== exp/delta ==
Design processing_fsm, start of the top module:
module processing_fsm(clock, reset, start_signal, size, done, 
                            buf_0_write_en, buf_1_write_en, error_buf_write_en,
                            buf_0_w_data, buf_1_w_data, error_mem_w_data,
                            buf_0_r_data, buf_1_r_data, error_mem_r_data,
                            buf_0_addr, buf_1_addr, error_mem_addr, buf_sel);
Size in the first run: about 2400 cells after synthesis, roughly 250 flip-flops, ~120 I/O pins, roughly 23000 um^2 of cells after synthesis.
Settings: LEC_CHECK=0, CAP_MARGIN=20, CORE_MARGIN=2, CORE_UTILIZATION=72, GPL_TIMING_DRIVEN=1, MAX_ROUTING_LAYER=met5, MIN_ROUTING_LAYER=met1, PLACE_DENSITY=0.78, SETUP_SLACK_MARGIN=-0.13, SLEW_MARGIN=20, TNS_END_PERCENT=10; clock period 4.46 ns.
run.sh (not shown) runs the stock make flow with config.mk's settings and CLKGATE_MAP_FILE=.
Although it ran to completion, exp/delta produced a layout that fails the final checks because of negative setup slack.
Setup changes, exp/delta to exp/juniper
- clearing MAX_ROUTING_LAYER, which used to be met5
- clearing GPL_TIMING_DRIVEN, which used to be 1
- clearing SETUP_SLACK_MARGIN, which used to be -0.13
- swapping 0.78 for 0.36 in PLACE_DENSITY
- putting ABC_AREA at 1 where nothing was set
- clearing MIN_ROUTING_LAYER, which used to be met1
- swapping 4.46 for 3.08 in the clock period (ns, I/O delays scaled along)
==> comparison <==
Flop share of the area (higher): exp/delta
exp/delta → exp/juniper: average size of a mapped cell went down by about 20%, chip area from the yosys synthesis statistics increased by 1.7% relative to the old numbers.
Comparing exp/juniper and exp/delta, the higher total buffers and inverters traversed by the critical path was measured on exp/juniper.
The lower number of different library cells in the post-synthesis netlist of exp/juniper and exp/delta is in exp/juniper.
exp/juniper finished all stages; however, its layout fails the closing checks, the failures being negative hold slack, negative setup slack.
Taking exp/juniper over exp/delta, the post-placement cell count ratio works out to 1.3.
Higher count of non-CTS buffers in the layout among exp/juniper and exp/delta: exp/juniper
Looking at number of hold-slack violations in the final timing report, exp/juniper sits 9 higher than exp/delta does.
[exp/juniper] achievable clock frequency rose 16 MHz relative to exp/delta
Inputs modified between exp/juniper and exp/indigo:
- an added CTS_CLUSTER_SIZE of 55
- a deleted PLACE_DENSITY that had been 0.36
- a deleted TNS_END_PERCENT that had been 10
- a change of CORE_UTILIZATION from 72 to 19
- a deleted ABC_AREA that had been 1
- a change of the clock period (ns, I/O delays scaled along) from 3.08 to 7.0
Findings:
- exp/indigo finished all stages; the layout is clean.
- Going from exp/juniper to exp/indigo, summed standard-cell area reported by yosys decreased 1.7%; layout multi-input combinational cell count decreased 428; clock-buffer cell count higher.
- Run comparison: exp/indigo timing startpoint of the critical path w_pixel[3]; exp/juniper timing startpoint of the critical path nw_pixel[3]

* * *

Setup of run A:
Starting RTL as in the previous note.
Settings: LEC_CHECK=0, ABC_AREA=0, CAP_MARGIN=10, CELL_PAD_IN_SITES_DETAIL_PLACEMENT=1, CORE_ASPECT_RATIO=0.54, CORE_MARGIN=8, CORE_UTILIZATION=47, CTS_CLUSTER_DIAMETER=35, CTS_CLUSTER_SIZE=68, GPL_ROUTABILITY_DRIVEN=1, HOLD_SLACK_MARGIN=0.04, MAX_ROUTING_LAYER=met4, MIN_ROUTING_LAYER=met2, PLACE_DENSITY=0.57, SLEW_MARGIN=20, TNS_END_PERCENT=80; clock period 7.0 ns.
Run A did not finish; the tool stopped in 5_1_grt with error GRT-0116.
diff inputs: run A => run B
# run A
export LEC_CHECK = 0
export ABC_AREA = 0
export CAP_MARGIN = 10
export CELL_PAD_IN_SITES_DETAIL_PLACEMENT = 1
export CORE_ASPECT_RATIO = 0.54
export CORE_MARGIN = 8
export CORE_UTILIZATION = 47
export CTS_CLUSTER_DIAMETER = 35
export CTS_CLUSTER_SIZE = 68
export GPL_ROUTABILITY_DRIVEN = 1
export HOLD_SLACK_MARGIN = 0.04
export MAX_ROUTING_LAYER = met4
export MIN_ROUTING_LAYER = met2
export PLACE_DENSITY = 0.57
export SLEW_MARGIN = 20
export TNS_END_PERCENT = 80
create_clock -name core_clock -period 7.0 [get_ports {clock}]
# run B
export LEC_CHECK = 0
export CAP_MARGIN = 20
export CORE_MARGIN = 2
export CORE_UTILIZATION = 72
export PLACE_DENSITY = 0.79
export SLEW_MARGIN = 20
create_clock -name core_clock -period 4.33 [get_ports {clock}]
Results
- No crash in run B: every stage finished, but the layout fails its final checks due to setup timing.
- Number of clock buffers inserted by TritonCTS, run B and run A: lower on run B
- Comparing last weighted congestion value of the routability-driven placer for run B and run A, the bigger number came from run A.
- Run B reports a higher initial cell density of the core than run A does.
- From run A to run B, area share of xor/xnor cells in the synthesized design did not move at all.
What run C does differently from run B at the input level:
# run B
export LEC_CHECK = 0
export CAP_MARGIN = 20
export CORE_MARGIN = 2
export CORE_UTILIZATION = 72
export PLACE_DENSITY = 0.79
export SLEW_MARGIN = 20
create_clock -name core_clock -period 4.33 [get_ports {clock}]
# run C
export LEC_CHECK = 0
export CAP_MARGIN = 20
export CORE_MARGIN = 2
export CORE_UTILIZATION = 72
export PLACE_DENSITY = 0.79
export SETUP_SLACK_MARGIN = -0.42
export SLEW_MARGIN = 20
create_clock -name core_clock -period 4.24 [get_ports {clock}]
### Flow results
Cmp run C vs run B: final-layout clock buffer total higher in run C
The final cycle utilization of the critical path of run C exceeds that of run B by 2.3 points.
The area of all placed cells without fillers on run C is in line with that on run B.
Compared with run B, run C shows a worst setup slack that is 0.089 ns lower.
Looking at clock skew, run C sits 0.0050 ns lower than run B does.
Lower placed wire-length estimate after detailed placement goes to run C over run B.
Status run C: flow complete, layout not clean - setup timing
Via count: run C vs run B, no meaningful difference
Run C -> run B: via count of the first global-routing pass flat
[inputs] run D vs run C
# run C
export LEC_CHECK = 0
export CAP_MARGIN = 20
export CORE_MARGIN = 2
export CORE_UTILIZATION = 72
export PLACE_DENSITY = 0.79
export SETUP_SLACK_MARGIN = -0.42
export SLEW_MARGIN = 20
create_clock -name core_clock -period 4.24 [get_ports {clock}]
# run D
export LEC_CHECK = 0
export CAP_MARGIN = 20
export CORE_MARGIN = 2
export CORE_UTILIZATION = 40
export SLEW_MARGIN = 20
create_clock -name core_clock -period 7.0 [get_ports {clock}]
Notes after the runs:
Compared with run C, run D shows final critical-path setup slack higher by 2.09 ns.
In run D the count of antenna diodes in the layout turned out 1 higher than in run C.
Run D ended with every stage complete and zero timing, DRC or antenna violations.
Going from run C to run D, the wire length was found to have gone up by 300 um.
Against run C, net total in the final layout in run D fell by a few percent.
#### Input delta (run E over run D)
# run D
export LEC_CHECK = 0
export CAP_MARGIN = 20
export CORE_MARGIN = 2
export CORE_UTILIZATION = 40
export SLEW_MARGIN = 20
create_clock -name core_clock -period 7.0 [get_ports {clock}]
# run E
export LEC_CHECK = 0
export ABC_AREA = 0
export CAP_MARGIN = 40
export CELL_PAD_IN_SITES_DETAIL_PLACEMENT = 1
export CORE_ASPECT_RATIO = 0.54
export CORE_MARGIN = 2
export CORE_UTILIZATION = 47
export CTS_CLUSTER_SIZE = 68
export GPL_ROUTABILITY_DRIVEN = 0
export HOLD_SLACK_MARGIN = 0.04
export MAX_ROUTING_LAYER = met4
export MIN_ROUTING_LAYER = met2
export SLEW_MARGIN = 20
export TNS_END_PERCENT = 80
create_clock -name core_clock -period 7.0 [get_ports {clock}]
--- outcome ---
- Run D went all the way through the flow, and no timing, DRC or antenna check failed.
- Run E got as far as 5_1_grt, where a tool error ended the run.
- Max placed instance count across run E and run D: run D
- Run E vs run D: core utilization at floorplan up
- Comparing run D against run E, there is no change at all in simple-gate area share of the yosys netlist.
- Run E: core box area 15% below run D
- Cmp run E vs run D: number of placement rows lower in run E
- Diff run E..run D | multiplexer area fraction after synthesis | unchanged
- From run D to run E, total I/O pin count did not move at all.
- Higher count of H-tree levels built during CTS among run E and run D: run D
- Post-synth tally of flip-flops with integrated enable came out exactly the same in run E and run D.
- Clock buffer count from CTS on run E is down relative to run D.

* * *

processing_fsm again, from the RTL that the note above started with.
==> flow/config.mk <==
export PLATFORM = sky130hd
export DESIGN_NAME = processing_fsm
export DESIGN_NICKNAME = processing_fsm
export VERILOG_FILES = /design/flow/design.v
export SDC_FILE = /design/flow/constraint.sdc
export NUM_CORES = 4
export LEC_CHECK = 0
export CAP_MARGIN = 0
export CORE_MARGIN = 2
export CORE_UTILIZATION = 72
export CTS_CLUSTER_SIZE = 15
export PLACE_DENSITY_LB_ADDON = 0.02
export SETUP_SLACK_MARGIN = 0.68
export SLEW_MARGIN = 40
==> flow/constraint.sdc <==
create_clock -name core_clock -period 4.71 [get_ports {clock}]
set_input_delay 0.9420 -clock core_clock [delete_from_list [all_inputs] [get_ports {clock}]]
set_output_delay 0.9420 -clock core_clock [all_outputs]
set_load 0.01 [all_outputs]
The starting point finished but fails on setup timing.
Change:
- CAP_MARGIN: 0 -> 20
- CORE_UTILIZATION: 72 -> 68
- CTS_CLUSTER_SIZE: 15 -> unset
- PLACE_DENSITY_LB_ADDON: 0.02 -> unset
- SETUP_SLACK_MARGIN: 0.68 -> unset
- SLEW_MARGIN: 40 -> 20
- clock period: 4.71 -> 5.52 ns (I/O delays scaled with it)
What happened: With this change the flow produced a clean layout. Area after synthesis is unchanged. Global-route usage goes down by 3.6 points. Final area shrinks by a few percent. Core utilization shrinks by 6.8 points. Worst setup slack gains 290 ps. Non-clock buffer count drops by 67. Flip-flop count is unchanged. Via count is lower by a few percent.
Change:
- CORE_UTILIZATION: 68 -> 71
- CTS_CLUSTER_SIZE: unset -> 15
- SETUP_SLACK_MARGIN: unset -> 0.68
- clock period: 5.52 -> 4.91 ns (I/O delays scaled with it)
Final area climbs by a few percent.
Global-route usage rose by 3.2 points.
Critical path depth does not change.
Maximum frequency goes up by roughly a tenth.
Area after synthesis is unchanged.
Change:
- ABC_AREA: unset -> 1
- CORE_UTILIZATION: 71 -> 72
- CTS_CLUSTER_SIZE: 15 -> unset
- PLACE_DENSITY: unset -> 0.42
- SETUP_SLACK_MARGIN: 0.68 -> unset
- clock period: 4.91 -> 4.59 ns (I/O delays scaled with it)
Now the flow finished but failed the layout checks on setup timing.
Final cell count grows by 25%.
Worst setup slack got worse by 250 ps.
Die area hardly moves.
